==> run a: inputs <==
==> flow/design.v <==
module coeff_selector #(
    parameter TAP_WIDTH      = 32,
    parameter FF_TAP_COUNT   = 4,
    parameter FB_TAP_COUNT   = 3,
    parameter NUM_LP_FILTERS   = 20
)
(
    input  logic [8:0]           filter_index,   
    output logic [FF_TAP_COUNT*TAP_WIDTH-1:0]   B_flat,        
    output logic [FB_TAP_COUNT*TAP_WIDTH-1:0]   A_flat         
);
    logic signed [TAP_WIDTH-1:0] mem [0:NUM_LP_FILTERS*2*FF_TAP_COUNT-1];
    initial begin
        mem[0*8+0*4+0] = 2;
        mem[0*8+0*4+1] = 6;
        mem[0*8+0*4+2] = 6;
        mem[0*8+0*4+3] = 2;
        mem[0*8+1*4+0] = -22432;
        mem[0*8+1*4+1] = 20560;
        mem[0*8+1*4+2] = -6303;
        mem[0*8+1*4+3] = 0;
        mem[1*8+0*4+0] = 14;
        mem[1*8+0*4+1] = 43;
        mem[1*8+0*4+2] = 43;
        mem[1*8+0*4+3] = 14;
        mem[1*8+1*4+0] = -20298;
        mem[1*8+1*4+1] = 17066;
        mem[1*8+1*4+2] = -4845;
        mem[1*8+1*4+3] = 0;
        mem[2*8+0*4+0] = 43;
        mem[2*8+0*4+1] = 130;
        mem[2*8+0*4+2] = 130;
        mem[2*8+0*4+3] = 43;
        mem[2*8+1*4+0] = -18179;
        mem[2*8+1*4+1] = 14050;
        mem[2*8+1*4+2] = -3715;
        mem[2*8+1*4+3] = 0;
        mem[3*8+0*4+0] = 92;
        mem[3*8+0*4+1] = 278;
        mem[3*8+0*4+2] = 278;
        mem[3*8+0*4+3] = 92;
        mem[3*8+1*4+0] = -16080;
        mem[3*8+1*4+1] = 11468;
        mem[3*8+1*4+2] = -2837;
        mem[3*8+1*4+3] = 0;
        mem[4*8+0*4+0] = 164;
        mem[4*8+0*4+1] = 493;
        mem[4*8+0*4+2] = 493;
        mem[4*8+0*4+3] = 164;
        mem[4*8+1*4+0] = -14004;
        mem[4*8+1*4+1] = 9282;
        mem[4*8+1*4+2] = -2154;
        mem[4*8+1*4+3] = 0;
        mem[5*8+0*4+0] = 259;
        mem[5*8+0*4+1] = 778;
        mem[5*8+0*4+2] = 778;
        mem[5*8+0*4+3] = 259;
        mem[5*8+1*4+0] = -11952;
        mem[5*8+1*4+1] = 7457;
        mem[5*8+1*4+2] = -1620;
        mem[5*8+1*4+3] = 0;
        mem[6*8+0*4+0] = 378;
        mem[6*8+0*4+1] = 1136;
        mem[6*8+0*4+2] = 1136;
        mem[6*8+0*4+3] = 378;
        mem[6*8+1*4+0] = -9922;
        mem[6*8+1*4+1] = 5962;
        mem[6*8+1*4+2] = -1201;
        mem[6*8+1*4+3] = 0;
        mem[7*8+0*4+0] = 523;
        mem[7*8+0*4+1] = 1569;
        mem[7*8+0*4+2] = 1569;
        mem[7*8+0*4+3] = 523;
        mem[7*8+1*4+0] = -7911;
        mem[7*8+1*4+1] = 4773;
        mem[7*8+1*4+2] = -868;
        mem[7*8+1*4+3] = 0;
        mem[8*8+0*4+0] = 692;
        mem[8*8+0*4+1] = 2078;
        mem[8*8+0*4+2] = 2078;
        mem[8*8+0*4+3] = 692;
        mem[8*8+1*4+0] = -5918;
        mem[8*8+1*4+1] = 3868;
        mem[8*8+1*4+2] = -599;
        mem[8*8+1*4+3] = 0;
        mem[9*8+0*4+0] = 888;
        mem[9*8+0*4+1] = 2666;
        mem[9*8+0*4+2] = 2666;
        mem[9*8+0*4+3] = 888;
        mem[9*8+1*4+0] = -3937;
        mem[9*8+1*4+1] = 3232;
        mem[9*8+1*4+2] = -376;
        mem[9*8+1*4+3] = 0;
        mem[10*8+0*4+0] = 1112;
        mem[10*8+0*4+1] = 3337;
        mem[10*8+0*4+2] = 3337;
        mem[10*8+0*4+3] = 1112;
        mem[10*8+1*4+0] = -1966;
        mem[10*8+1*4+1] = 2855;
        mem[10*8+1*4+2] = -181;
        mem[10*8+1*4+3] = 0;
        mem[11*8+0*4+0] = 1365;
        mem[11*8+0*4+1] = 4095;
        mem[11*8+0*4+2] = 4095;
        mem[11*8+0*4+3] = 1365;
        mem[11*8+1*4+0] = -0;
        mem[11*8+1*4+1] = 2730;
        mem[11*8+1*4+2] = -0;
        mem[11*8+1*4+3] = 0;
        mem[12*8+0*4+0] = 1649;
        mem[12*8+0*4+1] = 4948;
        mem[12*8+0*4+2] = 4948;
        mem[12*8+0*4+3] = 1649;
        mem[12*8+1*4+0] = 1966;
        mem[12*8+1*4+1] = 2855;
        mem[12*8+1*4+2] = 181;
        mem[12*8+1*4+3] = 0;
        mem[13*8+0*4+0] = 1967;
        mem[13*8+0*4+1] = 5901;
        mem[13*8+0*4+2] = 5901;
        mem[13*8+0*4+3] = 1967;
        mem[13*8+1*4+0] = 3937;
        mem[13*8+1*4+1] = 3232;
        mem[13*8+1*4+2] = 376;
        mem[13*8+1*4+3] = 0;
        mem[14*8+0*4+0] = 2322;
        mem[14*8+0*4+1] = 6966;
        mem[14*8+0*4+2] = 6966;
        mem[14*8+0*4+3] = 2322;
        mem[14*8+1*4+0] = 5918;
        mem[14*8+1*4+1] = 3868;
        mem[14*8+1*4+2] = 599;
        mem[14*8+1*4+3] = 0;
        mem[15*8+0*4+0] = 2718;
        mem[15*8+0*4+1] = 8154;
        mem[15*8+0*4+2] = 8154;
        mem[15*8+0*4+3] = 2718;
        mem[15*8+1*4+0] = 7911;
        mem[15*8+1*4+1] = 4773;
        mem[15*8+1*4+2] = 868;
        mem[15*8+1*4+3] = 0;
        mem[16*8+0*4+0] = 3159;
        mem[16*8+0*4+1] = 9479;
        mem[16*8+0*4+2] = 9479;
        mem[16*8+0*4+3] = 3159;
        mem[16*8+1*4+0] = 9922;
        mem[16*8+1*4+1] = 5962;
        mem[16*8+1*4+2] = 1201;
        mem[16*8+1*4+3] = 0;
        mem[17*8+0*4+0] = 3652;
        mem[17*8+0*4+1] = 10958;
        mem[17*8+0*4+2] = 10958;
        mem[17*8+0*4+3] = 3652;
        mem[17*8+1*4+0] = 11952;
        mem[17*8+1*4+1] = 7457;
        mem[17*8+1*4+2] = 1620;
        mem[17*8+1*4+3] = 0;
        mem[18*8+0*4+0] = 4204;
        mem[18*8+0*4+1] = 12612;
        mem[18*8+0*4+2] = 12612;
        mem[18*8+0*4+3] = 4204;
        mem[18*8+1*4+0] = 14004;
        mem[18*8+1*4+1] = 9282;
        mem[18*8+1*4+2] = 2154;
        mem[18*8+1*4+3] = 0;
        mem[19*8+0*4+0] = 4822;
        mem[19*8+0*4+1] = 14467;
        mem[19*8+0*4+2] = 14467;
        mem[19*8+0*4+3] = 4822;
        mem[19*8+1*4+0] = 16080;
        mem[19*8+1*4+1] = 11468;
        mem[19*8+1*4+2] = 2837;
        mem[19*8+1*4+3] = 0;
    end
    always_comb begin
        B_flat = '0;
        A_flat = '0;
        if (filter_index < NUM_LP_FILTERS) begin
            B_flat[0*TAP_WIDTH +: TAP_WIDTH] = mem[filter_index*8+0*4+0];
            B_flat[1*TAP_WIDTH +: TAP_WIDTH] = mem[filter_index*8+0*4+1];
            B_flat[2*TAP_WIDTH +: TAP_WIDTH] = mem[filter_index*8+0*4+2];
            B_flat[3*TAP_WIDTH +: TAP_WIDTH] = mem[filter_index*8+0*4+3];
            A_flat[0*TAP_WIDTH +: TAP_WIDTH] = mem[filter_index*8+1*4+0];
            A_flat[1*TAP_WIDTH +: TAP_WIDTH] = mem[filter_index*8+1*4+1];
            A_flat[2*TAP_WIDTH +: TAP_WIDTH] = mem[filter_index*8+1*4+2];
        end
    end
endmodule
module iir_filter 
#(
    parameter DATA_IN_WIDTH  = 16,
    parameter DATA_OUT_WIDTH = 32,
    parameter TAP_WIDTH      = 16,
    parameter FF_TAP_COUNT   = 4,
    parameter FB_TAP_COUNT   = 3
)
(
    input  wire                               clk,
    input  wire                               reset_n,
    input  wire   signed [DATA_IN_WIDTH-1:0]  data_in,
    output wire    signed [DATA_OUT_WIDTH-1:0] data_out,
    input  wire   [FF_TAP_COUNT*TAP_WIDTH-1:0] B_flat,
    input  wire   [FB_TAP_COUNT*TAP_WIDTH-1:0] A_flat
);
    reg signed [DATA_IN_WIDTH-1:0] x_delay [0:FF_TAP_COUNT-2];
    reg signed [DATA_OUT_WIDTH-1:0] y_delay [0:FF_TAP_COUNT-2];
    wire signed [DATA_OUT_WIDTH-1:0] w_product_a [0:FB_TAP_COUNT-1];
    wire signed [DATA_OUT_WIDTH-1:0] w_product_b [0:FF_TAP_COUNT-1];
    integer i, j;
    wire signed [DATA_OUT_WIDTH-1:0] sum;
    reg signed [DATA_IN_WIDTH-1:0] r_x;
    reg signed [DATA_OUT_WIDTH-1:0] data_out_reg;
    wire signed [TAP_WIDTH-1:0] B [0:FF_TAP_COUNT-1] ;
    wire signed [TAP_WIDTH-1:0] A [0:FB_TAP_COUNT-1] ;
    generate
        genvar k;
        for (k = 0; k < FF_TAP_COUNT; k = k + 1) begin : b_unpack
            assign B[k] = B_flat[k*TAP_WIDTH +: TAP_WIDTH];
        end
        for (k = 0; k < FB_TAP_COUNT; k = k + 1) begin : a_unpack
            assign A[k] = A_flat[k*TAP_WIDTH +: TAP_WIDTH];
        end
    endgenerate
    always @(posedge clk or negedge reset_n) begin
        if (!reset_n) begin
            for (i = 0; i < FF_TAP_COUNT-1; i = i + 1)
                x_delay[i] <= 0;
            for (j = 0; j < FF_TAP_COUNT-1; j = j + 1)
                y_delay[j] <= 0;
            r_x <= 0;
            data_out_reg <= 0;
        end else begin
            r_x <= data_in;
            for (i = 1; i < FF_TAP_COUNT-1; i = i + 1)
                x_delay[i] <= x_delay[i-1];
            x_delay[0] <= r_x;
            for (j = 1; j < FF_TAP_COUNT-1; j = j + 1)
                y_delay[j] <= y_delay[j-1];
            y_delay[0] <= sum >>> TAP_WIDTH-3;
            data_out_reg <= sum >>> TAP_WIDTH-3;
        end
    end
    generate
		 genvar o;
		 for (o = 0; o < FB_TAP_COUNT; o = o + 1) begin : a_loop
		 assign w_product_a[o] = (-(A[o]) * y_delay[o]);
		 end
    endgenerate
    generate
		 genvar c;
		 for (c = 1; c < FF_TAP_COUNT; c = c + 1) begin : b_loop
		 assign w_product_b[c] = B[c] * x_delay[c-1];
		 end
    endgenerate
    assign w_product_b[0] = B[0] * r_x;
    wire signed [DATA_OUT_WIDTH-1:0] sum_a = w_product_a[0]+w_product_a[1]+w_product_a[2];
    wire signed [DATA_OUT_WIDTH-1:0] sum_b = w_product_b[0]+w_product_b[1]+w_product_b[2]+w_product_b[3];
    assign sum = sum_a + sum_b;
    assign data_out = data_out_reg;
endmodule
module iir_variable_filter
#(
    parameter DATA_IN_WIDTH  = 16,
    parameter DATA_OUT_WIDTH = 32,
    parameter TAP_WIDTH      = 16,
    parameter FF_TAP_COUNT   = 4,
    parameter FB_TAP_COUNT   = 3,
    parameter NUM_LP_FILTERS = 20
)
(
    input  wire                               clk,
    input  wire                               reset_n,
    input  wire        [8:0]                  filter_index,
    input  wire signed [DATA_IN_WIDTH-1:0]    data_in,
    output wire signed [DATA_OUT_WIDTH-1:0]   data_out
);
    wire [FF_TAP_COUNT*TAP_WIDTH-1:0] B_flat;
    wire [FB_TAP_COUNT*TAP_WIDTH-1:0] A_flat;
    coeff_selector #(
        .TAP_WIDTH(TAP_WIDTH),
        .FF_TAP_COUNT(FF_TAP_COUNT),
        .FB_TAP_COUNT(FB_TAP_COUNT),
        .NUM_LP_FILTERS(NUM_LP_FILTERS)
    ) coeff_sel (
        .filter_index(filter_index),
        .B_flat(B_flat),
        .A_flat(A_flat)
    );
    iir_filter #(
        .DATA_IN_WIDTH(DATA_IN_WIDTH),
        .DATA_OUT_WIDTH(DATA_OUT_WIDTH),
        .TAP_WIDTH(TAP_WIDTH),
        .FF_TAP_COUNT(FF_TAP_COUNT),
        .FB_TAP_COUNT(FB_TAP_COUNT)
    ) IIR (
        .clk(clk),
        .reset_n(reset_n),
        .data_in(data_in),
        .data_out(data_out),
        .B_flat(B_flat),
        .A_flat(A_flat)
    );
endmodule
==> flow/run.sh <==
#!/bin/bash
# the make line also repeats each setting of config.mk as NAME=value (left out here)
make -C /OpenROAD-flow-scripts/flow DESIGN_CONFIG=/design/flow/config.mk WORK_HOME=/design/flow/orfs CLKGATE_MAP_FILE= finish
==> flow/config.mk <==
export PLATFORM = sky130hd
export DESIGN_NAME = iir_variable_filter
export DESIGN_NICKNAME = iir_variable_filter
export VERILOG_FILES = /design/flow/design.v
export SDC_FILE = /design/flow/constraint.sdc
export NUM_CORES = 4
export LEC_CHECK = 0
export CAP_MARGIN = 20
export CORE_ASPECT_RATIO = 0.5
export CORE_MARGIN = 4
export CORE_UTILIZATION = 63
export CTS_CLUSTER_DIAMETER = 393
export CTS_CLUSTER_SIZE = 98
export SLEW_MARGIN = 20
export TNS_END_PERCENT = 40
==> flow/constraint.sdc <==
create_clock -name core_clock -period 15.0 [get_ports {clk}]
set_input_delay 3.0000 -clock core_clock [delete_from_list [all_inputs] [get_ports {clk}]]
set_output_delay 3.0000 -clock core_clock [all_outputs]
set_load 0.01 [all_outputs]
==> run b (differences from run a) <==
==> flow/config.mk (replaced) <==
export PLATFORM = sky130hd
export DESIGN_NAME = iir_variable_filter
export DESIGN_NICKNAME = iir_variable_filter
export VERILOG_FILES = /design/flow/design.v
export SDC_FILE = /design/flow/constraint.sdc
export NUM_CORES = 4
export LEC_CHECK = 0
export CAP_MARGIN = 10
export CORE_MARGIN = 2
export CORE_UTILIZATION = 72
export SLEW_MARGIN = 20
==> flow/constraint.sdc (replaced) <==
create_clock -name core_clock -period 13.0 [get_ports {clk}]
set_input_delay 2.6000 -clock core_clock [delete_from_list [all_inputs] [get_ports {clk}]]
set_output_delay 2.6000 -clock core_clock [all_outputs]
set_load 0.01 [all_outputs]
==> run c (differences from run a) <==
==> flow/config.mk (replaced) <==
export PLATFORM = sky130hd
export DESIGN_NAME = iir_variable_filter
export DESIGN_NICKNAME = iir_variable_filter
export VERILOG_FILES = /design/flow/design.v
export SDC_FILE = /design/flow/constraint.sdc
export NUM_CORES = 4
export LEC_CHECK = 0
export CAP_MARGIN = 20
export CORE_MARGIN = 2
export CORE_UTILIZATION = 9
export SLEW_MARGIN = 20
==> flow/constraint.sdc (replaced) <==
create_clock -name core_clock -period 16.0 [get_ports {clk}]
set_input_delay 3.2000 -clock core_clock [delete_from_list [all_inputs] [get_ports {clk}]]
set_output_delay 3.2000 -clock core_clock [all_outputs]
set_load 0.01 [all_outputs]
==> comparison <==
- Run c ran to the end with no violations. Run a produced a clean layout. Run b reached the layout checks and failed them: negative setup slack.
- Critical path depth: run b is lower than run a (3).
- Clock skew: run a > run b > run c.
- In run c the non-clock buffer count is lower than in run a, by 224.
- Design area, lowest first: run a, run b, run c.
- The die size of run c is 6.7 times that of run a.
- Against run a, the register-to-register slack of run c is better by 1.2 ns.
- In synthesized cell count, run c and run a do not differ.

========
==> run D <==
// iir_variable_filter: RTL as listed in full above, without the edits since
Settings: LEC_CHECK=0, ABC_AREA=1, CAP_MARGIN=5, CORE_ASPECT_RATIO=0.71, CORE_MARGIN=2, CORE_UTILIZATION=72, CTS_CLUSTER_DIAMETER=227, HOLD_SLACK_MARGIN=-0.09, SETUP_SLACK_MARGIN=-0.62, SLEW_MARGIN=20; clock period 8.19 ns.
run.sh (not shown) runs the stock make flow with config.mk's settings and CLKGATE_MAP_FILE=.
==> run A: changes against run D <==
==> flow/config.mk (replaced) <==
export PLATFORM = sky130hd
export DESIGN_NAME = iir_variable_filter
export DESIGN_NICKNAME = iir_variable_filter
export VERILOG_FILES = /design/flow/design.v
export SDC_FILE = /design/flow/constraint.sdc
export NUM_CORES = 4
export LEC_CHECK = 0
export CAP_MARGIN = 20
export CORE_MARGIN = 2
export CORE_UTILIZATION = 68
export SLEW_MARGIN = 20
==> flow/constraint.sdc (replaced) <==
create_clock -name core_clock -period 6.81 [get_ports {clk}]
set_input_delay 1.3620 -clock core_clock [delete_from_list [all_inputs] [get_ports {clk}]]
set_output_delay 1.3620 -clock core_clock [all_outputs]
set_load 0.01 [all_outputs]
==> run H: changes against run D <==
==> flow/config.mk (replaced) <==
export PLATFORM = sky130hd
export DESIGN_NAME = iir_variable_filter
export DESIGN_NICKNAME = iir_variable_filter
export VERILOG_FILES = /design/flow/design.v
export SDC_FILE = /design/flow/constraint.sdc
export NUM_CORES = 4
export LEC_CHECK = 0
export CAP_MARGIN = 20
export CORE_MARGIN = 2
export CORE_UTILIZATION = 40
export SLEW_MARGIN = 20
==> flow/constraint.sdc (replaced) <==
create_clock -name core_clock -period 14.7 [get_ports {clk}]
set_input_delay 2.9400 -clock core_clock [delete_from_list [all_inputs] [get_ports {clk}]]
set_output_delay 2.9400 -clock core_clock [all_outputs]
set_load 0.01 [all_outputs]
==> run Y: changes against run D <==
==> flow/config.mk (replaced) <==
export PLATFORM = sky130hd
export DESIGN_NAME = iir_variable_filter
export DESIGN_NICKNAME = iir_variable_filter
export VERILOG_FILES = /design/flow/design.v
export SDC_FILE = /design/flow/constraint.sdc
export NUM_CORES = 4
export LEC_CHECK = 0
export CAP_MARGIN = 10
export CORE_MARGIN = 2
export CORE_UTILIZATION = 72
export CTS_CLUSTER_DIAMETER = 356
export SETUP_SLACK_MARGIN = -0.9
export SLEW_MARGIN = 20
==> flow/constraint.sdc (replaced) <==
create_clock -name core_clock -period 9.15 [get_ports {clk}]
set_input_delay 1.8300 -clock core_clock [delete_from_list [all_inputs] [get_ports {clk}]]
set_output_delay 1.8300 -clock core_clock [all_outputs]
set_load 0.01 [all_outputs]
==> notes <==
- Against run H, the sequential share of layout area of run D is lower by 0.19 points.
- Core utilization, lowest first: run H, run A, run Y, run D.
- In area after synthesis, run A and run H do not differ.
- Run A ran to the end with violations: negative setup slack. Run H completed without violations. Run D completed, yet does not pass: negative setup slack. Run Y completed and failed the layout checks on negative setup slack.
- Register-to-register slack: run H is higher than run A (7.5 ns).
- The lowest wire length belongs to run H, the highest to run D.
- The lowest non-clock buffer count belongs to run H, the highest to run D.
